## mips_core
module mips_core (
	input         clk,
	input         rst,
	output [31:0] imem_addr,
	input  [31:0] imem_rdata,
	output [31:0] dmem_addr,
	output [31:0] dmem_wdata,
	output [3:0]  dmem_wmask,
	output        dmem_we,
	input  [31:0] dmem_rdata,
	output        wb_en,
	output [4:0]  wb_reg,
	output [31:0] wb_data
);
Size in the first run: roughly 5300 cells after synthesis, ~1000 flip-flops, ~210 I/O pins.
Settings: LEC_CHECK=0, CAP_MARGIN=20, CORE_MARGIN=2, CORE_UTILIZATION=57, CTS_CLUSTER_SIZE=34, SLEW_MARGIN=20; clock period 6.56 ns.
run.sh (not shown) runs the stock make flow with config.mk's settings and CLKGATE_MAP_FILE=.
The first run aborted during global routing (GRT-0232).
Then changed:
Settings changed: CORE_UTILIZATION 57 to 54, CTS_CLUSTER_SIZE 34 to not set, PLACE_DENSITY set to 0.6, SETUP_SLACK_MARGIN set to 0.2.
Clock period 6.56 ns to 11.8 ns, I/O delays scaled along.
Result: This time the run went through all stages and came out clean. Die size goes up by 5.5%. Synthesized cell count is unchanged. Synthesized area is unchanged.
Then changed:
Settings changed: CORE_UTILIZATION 54 to 57, CTS_CLUSTER_DIAMETER set to 28, SETUP_SLACK_MARGIN 0.2 to 1.67, TNS_END_PERCENT set to 50.
Clock period 11.8 ns to 6.56 ns, I/O delays scaled along.
The changed run ended with an error in global routing on ODB-0269. Synthesized area does not change. Die size decreases by 5.2%. Synthesized cell count is unchanged.
Then changed:
Settings changed: CORE_UTILIZATION 57 to 45, CTS_CLUSTER_DIAMETER 28 to not set, SETUP_SLACK_MARGIN 1.67 to 0.2, TNS_END_PERCENT 50 to not set.
Clock period 6.56 ns to 7.21 ns, I/O delays scaled along.
Effect: With this change the flow completed and failed the layout checks on negative setup slack; synthesized cell count is unchanged; die size rises by 26%; synthesized area is unchanged.
Then changed:
Settings changed: CAP_MARGIN 20 to 0, CELL_PAD_IN_SITES_GLOBAL_PLACEMENT set to 1, CORE_UTILIZATION 45 to 40, HOLD_SLACK_MARGIN set to 0.02.
Clock period 7.21 ns to 12.0 ns, I/O delays scaled along.
- The changed run ran to the end with no violations
- final area is lower by about a fifth
- count of clock-buffer cells in the layout came out higher by 10
- non-clock buffer count went down by 1251
- via count drops by roughly a tenth
- critical path depth goes down by 7
- clock power went down by well over a third
- die size came out higher by roughly a tenth
- setup slack improved by 1500 ps

* * *

Starting RTL as in the previous note.
clock: 6.56 ns
lec_check: 0
cap_margin: 20
core_margin: 2
core_utilization: 57
cts_cluster_diameter: 29
place_density: 0.6
setup_slack_margin: 1.09
slew_margin: 20
tns_end_percent: 50
The starting point ended with an error in global routing (5_1_grt), error GRT-0232.
Change:
--- a/flow/config.mk
+++ b/flow/config.mk
@@ -9,7 +9,6 @@
 export CORE_MARGIN = 2
-export CORE_UTILIZATION = 57
-export CTS_CLUSTER_DIAMETER = 29
-export PLACE_DENSITY = 0.6
-export SETUP_SLACK_MARGIN = 1.09
-export SLEW_MARGIN = 20
-export TNS_END_PERCENT = 50
+export CORE_UTILIZATION = 55
+export CTS_CLUSTER_SIZE = 34
+export SETUP_SLACK_MARGIN = 0.07
+export SLEW_MARGIN = 35
+export TNS_END_PERCENT = 5
What happened: This time the run finished with setup timing left; die size increases by a few percent; synthesized area is unchanged; synthesized cell count is unchanged.

* * *

## v57
mips_core again, from the RTL that the note above started with.
clock: 16.9 ns
lec_check: 0
cap_margin: 20
core_margin: 2
core_utilization: 68
place_density: 0.6
setup_slack_margin: 0.2
slew_margin: 20
v57 did not make it past global routing, where a tool error ended it.
Modified inputs, v50 compared to v57
- setting TNS_END_PERCENT to 50 for the first time
- setting CTS_CLUSTER_DIAMETER to 28 for the first time
- changing CORE_UTILIZATION from 68 to 57
- setting CTS_CLUSTER_SIZE to 61 for the first time
- changing the clock period (ns, I/O delays scaled along) from 16.9 to 6.56
==> comparison <==
v57 → v50: placed wire-length estimate now larger; die size now larger; number of synthesized flops with an enable pin comparable; area fraction in full adders, half adders and majority gates comparable; floorplan core area now larger. Summary of the comparison: total setup buffers inserted after CTS is higher in v50, relative to v57. As for a clean layout from v57 and v50, there is none.
[inputs] v4 vs v50
- CTS_CLUSTER_SIZE: 61 -> unset
- CTS_CLUSTER_DIAMETER: 28 -> unset
- CORE_UTILIZATION: 57 -> 55
--- outcome ---
- v4 had finished all stages when the layout checks came back failing, citing setup timing.
- Going from v50 to v4, post-placement cell count saw little to no change, count of hold-fix buffers inserted at cts saw little to no change, vertical die size saw an increase, gate count after technology mapping saw little to no change, number of buffers added by the clock tree synthesis step saw a decrease.
- Die: v4 bigger than v50
- v4 has core footprint above what v50 had.
- Horizontal die dimension: v4 vs v50 up about 1.8%
## Diff of input files: v26 against v4
- TNS_END_PERCENT no longer set, was 50
- CORE_UTILIZATION now 40, was 55
- the clock period (ns, I/O delays scaled along) now 11.8, was 6.56
Results
v26 vs v4 on final instance count without filler cells: v26 is the lower one. The post-route fraction of the period consumed by the critical path number comes out higher for v4 vs v26. Cmp v26 vs v4: latest clock arrival within the worst-skew pair lower in v26. Looking at non-clock buffer count across v26 and v4, the one that comes out higher is v4. v4 has lower worst-margin pin slew than v26. Number of vias after detailed routing: v26 < v4. Against v4 as the reference, v26 delivers a lower cell count along the critical path. | static power due to leakage | v26 vs v4 | better |. v4 finished all stages; however, its layout fails the closing checks, the failures being setup timing. v26 finished end to end and its layout was clean on timing, DRC and antenna.
No activity file was given, so power comes from the tool's default toggle rates.
